// top_module_d11
module top_module_d11(
    i_clk,
    i_reset,
    i_start,
    i_load,
    i_enc_dec,
    i_pt1,
    i_pt2,
    i_key1,
    i_key2,
    i_r,
    o_ct1,
    o_ct2,
    o_done
);
Size in the first run: about 5900 cells after synthesis, ~0.058 mm2 of cells after synthesis.
==> flow/config.mk <==
export PLATFORM = sky130hd
export DESIGN_NAME = top_module_d11
export DESIGN_NICKNAME = top_module_d11
export VERILOG_FILES = /design/flow/design.v
export SDC_FILE = /design/flow/constraint.sdc
export NUM_CORES = 4
export LEC_CHECK = 0
export CAP_MARGIN = 20
export CELL_PAD_IN_SITES_DETAIL_PLACEMENT = 1
export CORE_ASPECT_RATIO = 1.73
export CORE_MARGIN = 8
export CORE_UTILIZATION = 40
export MAX_ROUTING_LAYER = met4
export SLEW_MARGIN = 20
export TNS_END_PERCENT = 65
==> flow/constraint.sdc <==
create_clock -name core_clock -period 6.0 [get_ports {i_clk}]
set_input_delay 1.2000 -clock core_clock [delete_from_list [all_inputs] [get_ports {i_clk}]]
set_output_delay 1.2000 -clock core_clock [all_outputs]
set_load 0.01 [all_outputs]
run.sh (not shown) runs the stock make flow with config.mk's settings and CLKGATE_MAP_FILE=.
Change:
- CELL_PAD_IN_SITES_DETAIL_PLACEMENT: 1 -> default
- CORE_ASPECT_RATIO: 1.73 -> default
- CORE_MARGIN: 8 -> 2
- MAX_ROUTING_LAYER: met4 -> default
- SETUP_SLACK_MARGIN: default -> 1.05
- TNS_END_PERCENT: 65 -> default
- clock period: 6.0 -> 5.75 ns (I/O delays scaled with it)
Core utilization grows by 3.5 points. Wire length fell by 4.7%. Hold slack gets better by 0.034 ns. Die size falls by 6.3%. Final area goes up by 7.1%. Setup slack gets better by 0.69 ns. Sequential cell count does not change. Global-route usage fell by 0.23 points.
Change:
- MAX_ROUTING_LAYER: default -> met4
- SETUP_SLACK_MARGIN: 1.05 -> default
- TNS_END_PERCENT: default -> 65
- clock period: 5.75 -> 6.0 ns (I/O delays scaled with it)
The new run finished clean.
Final area came out lower by 5.8%.
Global-route usage came out higher by 1.2 points.
Final cell count came out lower by 2.1%.
Count of clock-buffer cells in the layout is unchanged.
Via count came out lower by 1.9%.
Non-clock buffer count came out lower by 180.
Wire length came out higher by 0.47%.
First-iteration DRC count came out lower by 0.89%.
Worst setup slack loses 0.72 ns.
Die area does not change.
Change:
- CELL_PAD_IN_SITES_DETAIL_PLACEMENT: default -> 0
- CELL_PAD_IN_SITES_GLOBAL_PLACEMENT: default -> 2
- CORE_ASPECT_RATIO: default -> 1.73
- CORE_MARGIN: 2 -> 10
- CORE_UTILIZATION: 40 -> 30
- CTS_CLUSTER_SIZE: default -> 36
- GPL_ROUTABILITY_DRIVEN: default -> 0
- HOLD_SLACK_MARGIN: default -> 0.04
- MAX_ROUTING_LAYER: met4 -> met5
- PLACE_DENSITY: default -> 0.78
- SLEW_MARGIN: 20 -> 5
- TNS_END_PERCENT: 65 -> 50
After rerunning: Via count came out lower by 0.42%. Worst setup slack got worse by 0.073 ns. Global-route usage came out lower by 9.9 points. Flip-flop count stays the same.
Change:
- CELL_PAD_IN_SITES_DETAIL_PLACEMENT: 0 -> default
- CELL_PAD_IN_SITES_GLOBAL_PLACEMENT: 2 -> default
- CORE_ASPECT_RATIO: 1.73 -> default
- CORE_MARGIN: 10 -> 2
- CORE_UTILIZATION: 30 -> 70
- CTS_CLUSTER_SIZE: 36 -> 37
- GPL_ROUTABILITY_DRIVEN: 0 -> default
- HOLD_SLACK_MARGIN: 0.04 -> default
- MAX_ROUTING_LAYER: met5 -> default
- PLACE_DENSITY: 0.78 -> default
- SLEW_MARGIN: 5 -> 20
- TNS_END_PERCENT: 50 -> default
- clock period: 6.0 -> 4.75 ns (I/O delays scaled with it)
After rerunning: The changed run completed, yet does not pass: negative setup slack. Setup slack got worse by 0.23 ns. Utilization rose by 49 points. Hold slack is about the same. Synthesized cell count stays the same. Register-to-register slack got worse by 0.84 ns. Clock skew rose by 0.014 ns. Non-clock buffer count rose by 45. Via count rose by roughly a tenth. Synthesized area stays the same.
Change:
- CORE_UTILIZATION: 70 -> 40
- CTS_CLUSTER_SIZE: 37 -> default
- SETUP_SLACK_MARGIN: default -> 0.1
- clock period: 4.75 -> 6.0 ns (I/O delays scaled with it)
Effect: The new run went through all stages and came out clean. Via count drops by 11%. Die area increases by 74%. Cell area hardly moves. Setup slack improved by 0.44 ns. Wire length increases by 3.6%. Worst hold slack barely changes. Sequential share of layout area hardly moves. Flip-flop count stays the same.

========
run A:
Starting RTL as in the previous note.
## top_module_d11
module top_module_d11(
    i_clk,
    i_reset,
    i_start,
    i_load,
    i_enc_dec,
    i_pt1,
    i_pt2,
    i_key1,
    i_key2,
    i_r,
    o_ct1,
    o_ct2,
    o_done
);
make LEC_CHECK=0 ABC_AREA=1 CAP_MARGIN=20 CORE_ASPECT_RATIO=0.81 CORE_MARGIN=2 CORE_UTILIZATION=72 CTS_CLUSTER_DIAMETER=347 CTS_CLUSTER_SIZE=37 HOLD_SLACK_MARGIN=0.3 PLACE_DENSITY_LB_ADDON=0.05 SETUP_SLACK_MARGIN=0.86 SLEW_MARGIN=20 finish   # period 3.25 ns
Run A did not finish: a tool error stopped it during global routing (5_1_grt).
#### Input delta (run B over run A)
- CTS_CLUSTER_DIAMETER: 347 -> unset
- SETUP_SLACK_MARGIN: 0.86 -> 0.1
- CORE_ASPECT_RATIO: 0.81 -> unset
- HOLD_SLACK_MARGIN: 0.3 -> unset
- CORE_UTILIZATION: 72 -> 16
- CTS_CLUSTER_SIZE: 37 -> unset
- ABC_AREA: 1 -> unset
- PLACE_DENSITY_LB_ADDON: 0.05 -> unset
- the clock period (ns, I/O delays scaled along): 3.25 -> 7.21
Run B ended with every stage complete and zero timing, DRC or antenna violations. From run A to run B, synthesis-stage register bit count did not move at all. simple AND/OR/NAND/NOR gates as the main kind of combinational logic by area was reported by run A, and XOR/XNOR gates by run B. Diff run A -> run B: share of synthesized cell area in and, or, nand and nor gates -14 points, net count after synthesis -1947.
#### Input delta (run C over run B)
- CTS_CLUSTER_SIZE: unset -> 44
- ABC_AREA: unset -> 1
- CORE_UTILIZATION: 16 -> 21
- the clock period (ns, I/O delays scaled along): 7.21 -> 6.0
==> results <==
Wire length of the first global-routing pass for run C is higher than for run B. For run B, the largest family of logic cells by area was XOR/XNOR gates, unlike run C, where it was simple AND/OR/NAND/NOR gates. Run B → run C: die area has decreased, chip area in the Yosys report has increased. Pin count of the biggest net entering global routing in run C is 32 above run B. Lower worst-margin pin slew among run B and run C: run B. Run C against run B: cell area picked up an extra about 2%, synthesized area picked up an extra about 4.7%. On share of final layout cell area taken by clock buffers and inverters, run B and run C are neck and neck.

========
Setup of alpha:
top_module_d11 again, from the RTL that the note above started with.
make LEC_CHECK=0 ABC_AREA=0 CAP_MARGIN=25 CELL_PAD_IN_SITES_GLOBAL_PLACEMENT=0 CORE_ASPECT_RATIO=1.05 CORE_MARGIN=2 CORE_UTILIZATION=55 CTS_CLUSTER_DIAMETER=134 HOLD_SLACK_MARGIN=0.01 PLACE_DENSITY=0.58 SLEW_MARGIN=25 finish   # period 3.51 ns
The flow for alpha finished, though final verification flagged setup timing.
Here is what was changed in the inputs of beta compared with alpha.
Settings: a change of CORE_UTILIZATION from 55 to 30; a change of CORE_ASPECT_RATIO from 1.05 to 1.46; a change of CELL_PAD_IN_SITES_GLOBAL_PLACEMENT from 0 to 3; a change of PLACE_DENSITY from 0.58 to 0.4; a change of CORE_MARGIN from 2 to 8.
### Flow results
beta completed end to end; final checks failed (setup timing).
| worst-case register-to-register setup slack | beta vs alpha | worse |
Of alpha and beta, the higher final core utilization belongs to alpha.
beta — routed wire length about 11% higher, alpha as reference
The inputs of gamma differ from those of beta as listed below.
Settings: PLACE_DENSITY now 0.95, was 0.4; CORE_ASPECT_RATIO now 0.89, was 1.46; ABC_AREA now 1, was 0.
- | gamma | all stages done | FAIL | setup timing |
- Diff beta..gamma | clock slew at the register clock pins of the worst setup and hold paths | negligible
- For beta, the startpoint of the worst setup timing path was rnd_cnt[3], unlike gamma, where it was rnd_cnt[1].
- beta → gamma: initial antenna violation count rose by about 80%; routed length on met1 now sits lower.
- Summary of gamma over beta: final area -about 4%.
- beta ended up with XOR/XNOR gates as its largest non-sequential cell family by area; gamma ended up with simple AND/OR/NAND/NOR gates.
Inputs modified between gamma and delta:
Settings: CORE_UTILIZATION changed from 30 to 58; CELL_PAD_IN_SITES_GLOBAL_PLACEMENT changed from 3 to 0; CORE_ASPECT_RATIO changed from 0.89 to 0.71; CORE_MARGIN changed from 8 to 2; PLACE_DENSITY removed (was 0.95); ABC_AREA changed from 1 to 0; SETUP_SLACK_MARGIN newly set to -0.22.
## What came out
Worst slack on hold paths was higher in gamma than in delta.
delta vs gamma — register fraction of the total cell area rose 0.95 points.
The run showing the smaller tally of filler cells in the layout is delta.
From gamma to delta the numbers moved as follows: number of buffers inserted by post-CTS setup repair now larger; post-route cell area shows a reduction of 3100 sq um.
NOTE ratio of routed vias to standard cells gamma->delta increased by more than a quarter
Status for gamma and delta: no clean run
delta completed end to end; final checks failed (setup timing).
Re final layout net count: gamma was higher than delta.
Looking at biggest fanout along the worst timing path across gamma and delta, the one that comes out higher is gamma.

========
## run a
top_module_d11 again, from the RTL that the note above started with.
// top_module_d11
module top_module_d11(
    i_clk,
    i_reset,
    i_start,
    i_load,
    i_enc_dec,
    i_pt1,
    i_pt2,
    i_key1,
    i_key2,
    i_r,
    o_ct1,
    o_ct2,
    o_done
);
clock: 7.7 ns
lec_check: 0
abc_area: 0
cap_margin: 20
cell_pad_in_sites_global_placement: 3
core_margin: 2
core_utilization: 21
cts_cluster_diameter: 283
cts_cluster_size: 44
max_routing_layer: met4
min_routing_layer: met2
place_density_lb_addon: 0.11
setup_slack_margin: 0.1
slew_margin: 10
tns_end_percent: 40
detailed routing: run a exited with error
Modified inputs, run b compared to run a
- changing CORE_UTILIZATION from 21 to 67
- removing CELL_PAD_IN_SITES_GLOBAL_PLACEMENT (formerly 3)
- removing SETUP_SLACK_MARGIN (formerly 0.1)
- removing ABC_AREA (formerly 0)
- removing PLACE_DENSITY_LB_ADDON (formerly 0.11)
- removing CTS_CLUSTER_DIAMETER (formerly 283)
- removing TNS_END_PERCENT (formerly 40)
- changing SLEW_MARGIN from 10 to 20
- changing CTS_CLUSTER_SIZE from 44 to 35
- removing MIN_ROUTING_LAYER (formerly met2)
- changing the clock period (ns, I/O delays scaled along) from 7.7 to 4.04
Findings:
Run b did not finish; a tool error ended it in global routing. Taking run a as the reference, in run b pre-placement core utilization went up 47 points, post-synthesis chip area from yosys held, die width went down 44%, die size went down 190000 µm², routability congestion estimate from global placement went up 0.12. Of run a and run b, run b shows the lower count of placed standard cells including taps, with run a above it. Changes observed in run b relative to run a: post-cts resize count went up, number of H-tree levels went up, overall die height went down.
